== job 7445 ==
## harris_response
module harris_response (
    input  wire         clk,
    input  wire         rst_n,
    input  wire [349:0] in_window_value_xx,
    input  wire [374:0] in_window_value_xy,
    input  wire [349:0] in_window_value_yy,
    input  wire         in_window_valid,
    input  wire [15:0]  in_window_addr,
    input  wire         ready_for_new_event,
    output wire [45:0]  out_event_value,
    output wire         out_event_valid,
    output wire [15:0]  out_event_addr,
    output wire         window_req
    );
wire [15:0] addr_xx, addr_xy, addr_yy;
wire [21:0] value_xx, value_yy;
wire [22:0] value_xy;
wire valid_xx, valid_xy, valid_yy;
wire req_xx, req_xy, req_yy;
wire event_req;
assign window_req = req_xx & req_xy & req_yy;
gauss5 #(.DATA_WIDTH(14)) gauss5_inst_xx (
    .clk(clk), .rst_n(rst_n),
    .in_window_value(in_window_value_xx), .in_window_valid(in_window_valid),
    .in_window_addr(in_window_addr), .ready_for_new_event(event_req),
    .out_event_valid(valid_xx), .out_event_addr(addr_xx),
    .out_event_value(value_xx), .window_req(req_xx));
gauss5 #(.DATA_WIDTH(15)) gauss5_inst_xy (
    .clk(clk), .rst_n(rst_n),
    .in_window_value(in_window_value_xy), .in_window_valid(in_window_valid),
    .in_window_addr(in_window_addr), .ready_for_new_event(event_req),
    .out_event_valid(valid_xy), .out_event_addr(addr_xy),
  ...
For scale: ~420 flip-flops, roughly 1200 I/O pins.
clock: 9.05 ns
lec_check: 0
cap_margin: 20
core_margin: 6
core_utilization: 30
place_density: 0.7
setup_slack_margin: -0.84
slew_margin: 20
tns_end_percent: 45
run.sh (not shown) runs the stock make flow with config.mk's settings and CLKGATE_MAP_FILE=.
The final report for job 7445 shows a completed flow and a layout that fails verification, specifically negative setup slack.
The following lists how job 9016 was set up differently from job 7445:
Settings: swapping 20 for 0 in CAP_MARGIN; putting CORE_ASPECT_RATIO at 1.07 where nothing was set; putting CTS_CLUSTER_SIZE at 79 where nothing was set; putting CTS_CLUSTER_DIAMETER at 32 where nothing was set; clearing TNS_END_PERCENT, which used to be 45; swapping -0.84 for -0.46 in SETUP_SLACK_MARGIN; putting ABC_AREA at 1 where nothing was set; swapping 30 for 26 in CORE_UTILIZATION; putting MAX_ROUTING_LAYER at met5 where nothing was set; swapping 6 for 7 in CORE_MARGIN; putting GPL_ROUTABILITY_DRIVEN at 0 where nothing was set; clearing PLACE_DENSITY, which used to be 0.7; swapping 9.05 for 20.0 in the clock period (ns, I/O delays scaled along).
### Flow results
Across job 9016 and job 7445, a clean result was obtained everywhere but in job 7445. The flow completed for job 7445, but it is not clean: the layout still shows negative setup slack. In job 9016, total via count in the routed design is higher than in job 7445. In the metrics for job 9016 and job 7445, the one carrying the higher count of cells resized by post-cts repair is job 7445. The higher synthesized instance count came out of job 9016. The fraction of cell area in non-clock buffers of job 9016 falls short of that of job 7445 by 4.3 points. Job 9016 vs. job 7445: die area picked up an extra 17%; post-synth area from yosys stat picked up an extra about 0.65%.

---

## zinc
Starting RTL as in the previous note.
export LEC_CHECK = 0
export ABC_AREA = 1
export CAP_MARGIN = 0
export CORE_ASPECT_RATIO = 1.12
export CORE_MARGIN = 7
export CORE_UTILIZATION = 26
export CTS_CLUSTER_DIAMETER = 32
export GPL_ROUTABILITY_DRIVEN = 0
export HOLD_SLACK_MARGIN = 0.28
export MAX_ROUTING_LAYER = met4
export SLEW_MARGIN = 20
create_clock -name core_clock -period 20.0 [get_ports {clk}]
zinc finished all stages; the layout is clean.
[inputs] violet vs zinc
==> flow/config.mk <==
export PLATFORM = sky130hd
export DESIGN_NAME = harris_response
export DESIGN_NICKNAME = harris_response
export VERILOG_FILES = /design/flow/design.v
export SDC_FILE = /design/flow/constraint.sdc
export NUM_CORES = 4
export LEC_CHECK = 0
export CAP_MARGIN = 20
export CELL_PAD_IN_SITES_DETAIL_PLACEMENT = 1
export CORE_MARGIN = 10
export CORE_UTILIZATION = 40
export PLACE_DENSITY_LB_ADDON = 0.11
export SLEW_MARGIN = 20
==> flow/constraint.sdc <==
create_clock -name core_clock -period 13.0 [get_ports {clk}]
set_input_delay 2.6000 -clock core_clock [delete_from_list [all_inputs] [get_ports {clk}]]
set_output_delay 2.6000 -clock core_clock [all_outputs]
set_load 0.01 [all_outputs]
Findings:
violet ended up with harrisres_inst.out_event_value[45] as its capture point of the worst path; zinc ended up with harrisres_inst.out_event_value[43]. The run showing the greater fraction of area in multi-input gates is violet. Changes observed in violet relative to zinc: fmax up 2.0 MHz, filler cell count in the final layout saw a decrease, clock-buffer cell count now sits lower.
Changes in garnet relative to violet:
==> flow/config.mk <==
export PLATFORM = sky130hd
export DESIGN_NAME = harris_response
export DESIGN_NICKNAME = harris_response
export VERILOG_FILES = /design/flow/design.v
export SDC_FILE = /design/flow/constraint.sdc
export NUM_CORES = 4
export LEC_CHECK = 0
export CAP_MARGIN = 0
export CORE_ASPECT_RATIO = 1.12
export CORE_MARGIN = 2
export CORE_UTILIZATION = 40
export CTS_CLUSTER_DIAMETER = 32
export SLEW_MARGIN = 20
Results
In the flow results for garnet and violet, the layout-stage area growth over the synthesis result is larger on garnet. Where final area is concerned, violet is better than garnet. garnet vs violet on fraction of the core area covered by cells at the end of the flow: garnet is the higher one. In the metrics for garnet and violet, the one carrying the higher average wire per cell in the routed design is violet. Per the comparison of garnet with violet, area of the die went down; final cycle utilization of the critical path went down. Compare garnet and violet | worst setup slack lower: violet. garnet vs. violet: routed wire length went down by 46,000 um.
For ember, these inputs were changed with respect to garnet:
==> flow/config.mk <==
export PLATFORM = sky130hd
export DESIGN_NAME = harris_response
export DESIGN_NICKNAME = harris_response
export VERILOG_FILES = /design/flow/design.v
export SDC_FILE = /design/flow/constraint.sdc
export NUM_CORES = 4
export LEC_CHECK = 0
export CAP_MARGIN = 20
export CORE_MARGIN = 2
export CORE_UTILIZATION = 58
export SLEW_MARGIN = 20
==> flow/constraint.sdc <==
create_clock -name core_clock -period 8.7 [get_ports {clk}]
set_input_delay 1.7400 -clock core_clock [delete_from_list [all_inputs] [get_ports {clk}]]
set_output_delay 1.7400 -clock core_clock [all_outputs]
set_load 0.01 [all_outputs]
## What came out
ember completed end to end; final checks failed (negative setup slack). From garnet to ember the numbers moved as follows: signed area change from the synthesized netlist to the final layout shows an increase of 2.8 points; total routed wire length on the met1 layer shows a reduction of 1200 um. Pre-placement core utilization was lower in garnet than in ember. Higher setup slack among ember and garnet: garnet. The maximum clock frequency of ember is higher than that of garnet. Between garnet and ember, the flow reports number of nets at the end of the flow increasing by a few percent. The post-detailed-routing wire length number comes out lower for garnet vs ember.

---

job 4272:
harris_response again, from the RTL that the note above started with.
==> flow/config.mk <==
export PLATFORM = sky130hd
export DESIGN_NAME = harris_response
export DESIGN_NICKNAME = harris_response
export VERILOG_FILES = /design/flow/design.v
export SDC_FILE = /design/flow/constraint.sdc
export NUM_CORES = 4
export LEC_CHECK = 0
export CAP_MARGIN = 20
export CELL_PAD_IN_SITES_DETAIL_PLACEMENT = 1
export CELL_PAD_IN_SITES_GLOBAL_PLACEMENT = 0
export CORE_ASPECT_RATIO = 0.74
export CORE_MARGIN = 2
export CORE_UTILIZATION = 64
export CTS_CLUSTER_DIAMETER = 114
export CTS_CLUSTER_SIZE = 57
export GPL_ROUTABILITY_DRIVEN = 0
export HOLD_SLACK_MARGIN = 0.11
export MAX_ROUTING_LAYER = met5
export MIN_ROUTING_LAYER = met2
export PLACE_DENSITY_LB_ADDON = 0.23
export SLEW_MARGIN = 25
export TNS_END_PERCENT = 55
==> flow/constraint.sdc <==
create_clock -name core_clock -period 18.5 [get_ports {clk}]
set_input_delay 3.7000 -clock core_clock [delete_from_list [all_inputs] [get_ports {clk}]]
set_output_delay 3.7000 -clock core_clock [all_outputs]
set_load 0.01 [all_outputs]
Job 4272 is listed as incomplete: the tool reported an error in detailed placement (3_5_place_dp) and the run ended there.
For job 5257, these inputs were changed with respect to job 4272:
Settings: removing CTS_CLUSTER_SIZE (formerly 57); changing CORE_UTILIZATION from 64 to 54; setting SETUP_SLACK_MARGIN to -0.85 for the first time; removing PLACE_DENSITY_LB_ADDON (formerly 0.23); changing SLEW_MARGIN from 25 to 20; removing HOLD_SLACK_MARGIN (formerly 0.11); removing GPL_ROUTABILITY_DRIVEN (formerly 0); removing CTS_CLUSTER_DIAMETER (formerly 114); removing MIN_ROUTING_LAYER (formerly met2); removing CELL_PAD_IN_SITES_DETAIL_PLACEMENT (formerly 1); removing CORE_ASPECT_RATIO (formerly 0.74); removing MAX_ROUTING_LAYER (formerly met5); removing CELL_PAD_IN_SITES_GLOBAL_PLACEMENT (formerly 0); removing TNS_END_PERCENT (formerly 55); changing the clock period (ns, I/O delays scaled along) from 18.5 to 8.7.
[summary]
[flow] job 5257 | stages: complete | final checks: fail | reason: negative setup slack. Comparing job 4272 against job 5257, there is no change at all in chip area estimate from yosys synthesis. The site row count of job 5257 is higher than that of job 4272. Cmp job 5257 and job 4272 / total die area / lower: job 4272. Looking at job 5257 and job 4272, the compound-cell area share of the yosys netlist is a wash. Area fraction in full adders, half adders and majority gates came out exactly the same in job 5257 and job 4272. Delta (job 5257 minus job 4272): area inside the core boundary up about 20%, floorplan core density went down 10 points, share of flip-flops with an asynchronous set or reset about even, cell count listed in synth_stat.txt comparable.
What job 7109 does differently from job 5257 at the input level:
Settings: setting CTS_CLUSTER_DIAMETER to 114 for the first time; setting CELL_PAD_IN_SITES_DETAIL_PLACEMENT to 0 for the first time; removing SETUP_SLACK_MARGIN (formerly -0.85); setting CELL_PAD_IN_SITES_GLOBAL_PLACEMENT to 0 for the first time; setting MIN_ROUTING_LAYER to met1 for the first time; setting PLACE_DENSITY to 0.91 for the first time; changing CORE_UTILIZATION from 54 to 72; setting TNS_END_PERCENT to 95 for the first time; changing the clock period (ns, I/O delays scaled along) from 8.7 to 11.6.
==> results <==
| job 7109 | all stages done | FAIL | max-capacitance violations, max-slew violations, negative setup slack |
Combined area of the multi-input logic cells is higher on job 5257
Diff job 5257 -> job 7109: required time of the critical path saw an increase; first-iteration DRC count went up by 84%; cell count shows a reduction of 6.1%; area of all placed cells without fillers has decreased; filler cell count in the final layout went down 52%.
In job 7109 relative to job 5257, count of buffers not belonging to the clock network in the layout had gone down by more than 10%.
Job 7109 vs. job 5257: critical path buffer and inverter count rose by 1, overall routing resource usage rose by 14 points, setup slack rose by 2.42 ns.
Changes in job 2616 relative to job 7109:
Settings: MIN_ROUTING_LAYER: met1 -> unset; PLACE_DENSITY: 0.91 -> unset; PLACE_DENSITY_LB_ADDON: unset -> 0.23; CTS_CLUSTER_DIAMETER: 114 -> unset; CELL_PAD_IN_SITES_GLOBAL_PLACEMENT: 0 -> 1; CORE_MARGIN: 2 -> 10; SLEW_MARGIN: 20 -> 0; CORE_UTILIZATION: 72 -> 58; TNS_END_PERCENT: 95 -> unset; ABC_AREA: unset -> 0; CTS_CLUSTER_SIZE: unset -> 22; GPL_TIMING_DRIVEN: unset -> 0; the clock period (ns, I/O delays scaled along): 11.6 -> 7.29.
### Flow results
- Complete run, failing final checks: job 2616, reason negative setup slack.
- Delta (job 2616 minus job 7109): routed wire length increased by 5.2% relative to the old numbers, overall track demand over capacity in global routing decreased by 12 points relative to the old numbers, post-route non-filler standard cell count increased by 428 relative to the old numbers, setup slack decreased by 5.06 ns relative to the old numbers.
- Compared with job 7109, job 2616 shows area of all placed cells without fillers that has gone up slightly.
- Job 7109 and job 2616 ended up with nearly the same share of flip-flops with an asynchronous set or reset after synthesis.
- Maximum frequency: job 2616 vs job 7109 down 0.0049 GHz
- Per the comparison of job 2616 with job 7109, overall die height went up by 15%.
- Summary of the comparison: post-route fraction of the period consumed by the critical path is higher in job 2616, relative to job 7109.

---

## run 1
harris_response again, from the RTL that the note above started with.
Settings: LEC_CHECK=0, ABC_AREA=0, CAP_MARGIN=25, CORE_MARGIN=2, CORE_UTILIZATION=40, CTS_CLUSTER_SIZE=34, GPL_ROUTABILITY_DRIVEN=1, GPL_TIMING_DRIVEN=0, MIN_ROUTING_LAYER=met2, PLACE_DENSITY_LB_ADDON=0.13, SLEW_MARGIN=20; clock period 16.3 ns.
Input-level comparison between run 2 and run 1:
--- a/flow/config.mk
+++ b/flow/config.mk
@@ -8,2 +8 @@
-export ABC_AREA = 0
-export CAP_MARGIN = 25
+export CAP_MARGIN = 20
@@ -12,5 +11 @@
-export CTS_CLUSTER_SIZE = 34
-export GPL_ROUTABILITY_DRIVEN = 1
-export GPL_TIMING_DRIVEN = 0
-export MIN_ROUTING_LAYER = met2
-export PLACE_DENSITY_LB_ADDON = 0.13
+export PLACE_DENSITY = 0.6
==> flow/constraint.sdc <==
create_clock -name core_clock -period 7.42 [get_ports {clk}]
set_input_delay 1.4840 -clock core_clock [delete_from_list [all_inputs] [get_ports {clk}]]
set_output_delay 1.4840 -clock core_clock [all_outputs]
set_load 0.01 [all_outputs]
## What came out
Looking across run 1 and run 2, the single run that reached the end with no open violations was run 1.
From the logs: run 2 reached the end of the flow and failed the layout checks with setup timing.
~same flip-flop count in run 1 and run 2
Register clock-pin slew on the reported worst setup and hold paths: run 1 vs run 2 — no meaningful difference
The higher fill cell total of the finished layout came out of run 1.
[compare] base=run 1 new=run 2: required time at the worst-slack endpoint now sits lower, transition time at the pin with the least slew margin fell 0.089 ns, count of clock-buffer cells in the layout shows an increase of 7.7%, wire length of the first global-routing pass decreased by about 14% relative to the old numbers, number of iterations in the first detailed-routing pass lower.
When the final numbers for run 1 and run 2 were put side by side, the minimum clock period after layout turned out to be smaller in run 2.
Changes in run 3 relative to run 2:
==> flow/constraint.sdc <==
create_clock -name core_clock -period 12.6 [get_ports {clk}]
set_input_delay 2.5200 -clock core_clock [delete_from_list [all_inputs] [get_ports {clk}]]
set_output_delay 2.5200 -clock core_clock [all_outputs]
set_load 0.01 [all_outputs]
==> comparison <==
Relative to run 2, timing-limited maximum frequency has decreased by about 6% in run 3.
Status for run 2 and run 3: clean finish in run 3 only
Higher part of the cycle the worst path needs among run 2 and run 3: run 2
Taking run 2 as the reference point, the total wirelength of the detailed-routed design of run 3 falls by about 4%.
Between run 2 and run 3, the final antenna diode count is higher for run 2.
Between run 3 and run 2, it is run 3 whose slew at the pin with the worst max-slew slack is lower, by 0.15 ns.
Taking run 2 as the reference, in run 3 area of all placed cells without fillers dropped about 6%; H-tree depth roughly the same; number of clock buffer instances in the layout fell by 2; final hold slack higher.

---

The RTL this note starts from:
==> flow/design.v <==
`timescale 1ns / 1ps
module gauss1d #(
    parameter DATA_WIDTH = 14
)(
    input wire clk,
    input wire rst_n,
    input wire in_window_valid,
    input wire [DATA_WIDTH*5-1:0] in_window_value,
    output reg [4+DATA_WIDTH-1:0] out_event_value,
    output reg out_event_valid
    );
always @(posedge clk or negedge rst_n) begin
    if(~rst_n) begin
        out_event_value <= 0;
        out_event_valid <= 0;
    end
    else begin
        if(in_window_valid == 1) begin
            out_event_value <= in_window_value[DATA_WIDTH*0+DATA_WIDTH-1:DATA_WIDTH*0] + 4*in_window_value[DATA_WIDTH*1+DATA_WIDTH-1:DATA_WIDTH*1] + 6*in_window_value[DATA_WIDTH*2+DATA_WIDTH-1:DATA_WIDTH*2] + 4*in_window_value[DATA_WIDTH*3+DATA_WIDTH-1:DATA_WIDTH*3] + in_window_value[DATA_WIDTH*4+DATA_WIDTH-1:DATA_WIDTH*4];
            out_event_valid <= 1;
        end
        else begin
            out_event_value <= 0;
            out_event_valid <= 0;
        end
    end
end
endmodule
`timescale 1ns / 1ps
module gauss5 #(
    parameter DATA_WIDTH = 14
)(
    input wire clk,
    input wire rst_n,
    input wire [DATA_WIDTH*5*5-1:0] in_window_value,
    input wire in_window_valid,
    input wire [15:0] in_window_addr,
    input wire ready_for_new_event,      
    output reg [8+DATA_WIDTH-1:0] out_event_value,
    output reg out_event_valid,
    output reg [15:0] out_event_addr,
    output wire window_req               
    );
assign window_req = ready_for_new_event;
wire out_event_valid_0;
wire [DATA_WIDTH+4-1:0] out_event_value_0;
gauss1d #(
    .DATA_WIDTH(DATA_WIDTH)
) gauss1d_inst_0 (
    .clk(clk),
    .rst_n(rst_n),
    .in_window_valid(in_window_valid),
    .in_window_value(in_window_value[DATA_WIDTH*5*1-1:DATA_WIDTH*5*0]),
    .out_event_value(out_event_value_0),
    .out_event_valid(out_event_valid_0)
    );
wire out_event_valid_1;
wire [DATA_WIDTH+4-1:0] out_event_value_1;
gauss1d #(
    .DATA_WIDTH(DATA_WIDTH)
) gauss1d_inst_1 (
    .clk(clk),
    .rst_n(rst_n),
    .in_window_valid(in_window_valid),
    .in_window_value(in_window_value[DATA_WIDTH*5*2-1:DATA_WIDTH*5*1]),
    .out_event_value(out_event_value_1),
    .out_event_valid(out_event_valid_1)
    );
wire out_event_valid_2;
wire [DATA_WIDTH+4-1:0] out_event_value_2;
gauss1d #(
    .DATA_WIDTH(DATA_WIDTH)
) gauss1d_inst_2 (
    .clk(clk),
    .rst_n(rst_n),
    .in_window_valid(in_window_valid),
    .in_window_value(in_window_value[DATA_WIDTH*5*3-1:DATA_WIDTH*5*2]),
    .out_event_value(out_event_value_2),
    .out_event_valid(out_event_valid_2)
    );
wire out_event_valid_3;
wire [DATA_WIDTH+4-1:0] out_event_value_3;
gauss1d #(
    .DATA_WIDTH(DATA_WIDTH)
) gauss1d_inst_3 (
    .clk(clk),
    .rst_n(rst_n),
    .in_window_valid(in_window_valid),
    .in_window_value(in_window_value[DATA_WIDTH*5*4-1:DATA_WIDTH*5*3]),
    .out_event_value(out_event_value_3),
    .out_event_valid(out_event_valid_3)
    );
wire out_event_valid_4;
wire [DATA_WIDTH+4-1:0] out_event_value_4;
gauss1d #(
    .DATA_WIDTH(DATA_WIDTH)
) gauss1d_inst_4 (
    .clk(clk),
    .rst_n(rst_n),
    .in_window_valid(in_window_valid),
    .in_window_value(in_window_value[DATA_WIDTH*5*5-1:DATA_WIDTH*5*4]),
    .out_event_value(out_event_value_4),
    .out_event_valid(out_event_valid_4)
    );
always @(posedge clk or negedge rst_n) begin
    if(~rst_n) begin
        out_event_value <= 0;
        out_event_valid <= 0;
        out_event_addr <= 0;
    end
    else begin
        if(out_event_valid_0 == 1 && out_event_valid_1 == 1 && out_event_valid_2 == 1 && out_event_valid_3 == 1 && out_event_valid_4 == 1) begin
            out_event_value <= out_event_value_0 + 4*out_event_value_1 + 6*out_event_value_2 + 4*out_event_value_3 + out_event_value_4;
            out_event_valid <= 1;
            out_event_addr <= in_window_addr;
        end
        else begin
            out_event_value <= 0;
            out_event_valid <= 0;
            out_event_addr <= 0;
        end
    end
end
endmodule
`timescale 1ns / 1ps
module harrisres #(
    parameter DATA_WIDTH = 23
)(
    input wire clk,
    input wire rst_n,
    input wire [DATA_WIDTH-2:0] in_event_value_xx,
    input wire [DATA_WIDTH-1:0] in_event_value_xy,
    input wire [DATA_WIDTH-2:0] in_event_value_yy,
    input wire in_event_valid_xx,
    input wire in_event_valid_xy,
    input wire in_event_valid_yy,
    input wire [15:0] in_event_addr_xx,
    input wire [15:0] in_event_addr_xy,
    input wire [15:0] in_event_addr_yy,
    input wire ready_for_new_event,      
    output reg [DATA_WIDTH+22:0] out_event_value,
    output reg out_event_valid,
    output reg [15:0] out_event_addr,
    output wire event_req                
    );
assign event_req = ready_for_new_event;
always @(posedge clk or negedge rst_n) begin
    if(~rst_n) begin
        out_event_value <= 0;
        out_event_valid <= 0;
        out_event_addr <= 0;
    end
    else begin
        if(in_event_valid_xx == 1 && in_event_valid_xy == 1 && in_event_valid_yy == 1 && in_event_addr_xx == in_event_addr_xy && in_event_addr_xx == in_event_addr_yy) begin
            out_event_value <= 25 * in_event_value_xx * in_event_value_yy - 25 * in_event_value_xy * in_event_value_xy - (in_event_value_xx + in_event_value_yy) * (in_event_value_xx + in_event_value_yy);
            out_event_valid <= 1;
            out_event_addr <= in_event_addr_xx;
        end
        else begin
            out_event_value <= 0;
            out_event_valid <= 0;
            out_event_addr <= 0;
        end
    end
end
endmodule
`timescale 1ns / 1ps
module harris_response (
    input  wire         clk,
    input  wire         rst_n,
    input  wire [349:0] in_window_value_xx,
    input  wire [374:0] in_window_value_xy,
    input  wire [349:0] in_window_value_yy,
    input  wire         in_window_valid,
    input  wire [15:0]  in_window_addr,
    input  wire         ready_for_new_event,
    output wire [45:0]  out_event_value,
    output wire         out_event_valid,
    output wire [15:0]  out_event_addr,
    output wire         window_req
    );
wire [15:0] addr_xx, addr_xy, addr_yy;
wire [21:0] value_xx, value_yy;
wire [22:0] value_xy;
wire valid_xx, valid_xy, valid_yy;
wire req_xx, req_xy, req_yy;
wire event_req;
assign window_req = req_xx & req_xy & req_yy;
gauss5 #(.DATA_WIDTH(14)) gauss5_inst_xx (
    .clk(clk), .rst_n(rst_n),
    .in_window_value(in_window_value_xx), .in_window_valid(in_window_valid),
    .in_window_addr(in_window_addr), .ready_for_new_event(event_req),
    .out_event_valid(valid_xx), .out_event_addr(addr_xx),
    .out_event_value(value_xx), .window_req(req_xx));
gauss5 #(.DATA_WIDTH(15)) gauss5_inst_xy (
    .clk(clk), .rst_n(rst_n),
    .in_window_value(in_window_value_xy), .in_window_valid(in_window_valid),
    .in_window_addr(in_window_addr), .ready_for_new_event(event_req),
    .out_event_valid(valid_xy), .out_event_addr(addr_xy),
    .out_event_value(value_xy), .window_req(req_xy));
gauss5 #(.DATA_WIDTH(14)) gauss5_inst_yy (
    .clk(clk), .rst_n(rst_n),
    .in_window_value(in_window_value_yy), .in_window_valid(in_window_valid),
    .in_window_addr(in_window_addr), .ready_for_new_event(event_req),
    .out_event_valid(valid_yy), .out_event_addr(addr_yy),
    .out_event_value(value_yy), .window_req(req_yy));
harrisres #(.DATA_WIDTH(23)) harrisres_inst (
    .clk(clk), .rst_n(rst_n),
    .in_event_value_xx(value_xx), .in_event_value_yy(value_yy),
    .in_event_value_xy(value_xy),
    .in_event_valid_xx(valid_xx), .in_event_valid_yy(valid_yy),
    .in_event_valid_xy(valid_xy),
    .in_event_addr_xx(addr_xx), .in_event_addr_yy(addr_yy),
    .in_event_addr_xy(addr_xy),
    .ready_for_new_event(ready_for_new_event),
    .out_event_valid(out_event_valid), .out_event_addr(out_event_addr),
    .out_event_value(out_event_value), .event_req(event_req));
endmodule
make LEC_CHECK=0 CAP_MARGIN=20 CORE_MARGIN=2 CORE_UTILIZATION=57 SLEW_MARGIN=20 finish   # period 10.5 ns
The first run completed, yet does not pass: setup timing.
Rerun with:
Settings changed: CORE_UTILIZATION 57 to 71, CTS_CLUSTER_DIAMETER from default to 367, CTS_CLUSTER_SIZE from default to 37, SETUP_SLACK_MARGIN from default to 2.49, TNS_END_PERCENT from default to 70.
Clock period 10.5 ns to 9.5 ns, I/O delays scaled along.
Outcome: This time the run ended with an error in 5_1_grt, error ODB-0269. Area after synthesis stays the same. Die size drops by 20%. Synthesized cell count does not change.
Rerun with:
Settings changed: ABC_AREA from default to 1, CAP_MARGIN 20 to 0, CELL_PAD_IN_SITES_DETAIL_PLACEMENT from default to 1, CELL_PAD_IN_SITES_GLOBAL_PLACEMENT from default to 2, CORE_ASPECT_RATIO from default to 1.53, CORE_MARGIN 2 to 10, CORE_UTILIZATION 71 to 26, CTS_CLUSTER_DIAMETER 367 to 89, CTS_CLUSTER_SIZE 37 to default, MAX_ROUTING_LAYER from default to met5, PLACE_DENSITY_LB_ADDON from default to 0.11, SETUP_SLACK_MARGIN 2.49 to 0.53.
Clock period 9.5 ns to 13.0 ns, I/O delays scaled along.
The new run finished with timing, DRC and antenna clean; die area is higher to 2.9 times its value; synthesized cell count is higher by roughly a tenth; synthesized area is higher slightly.
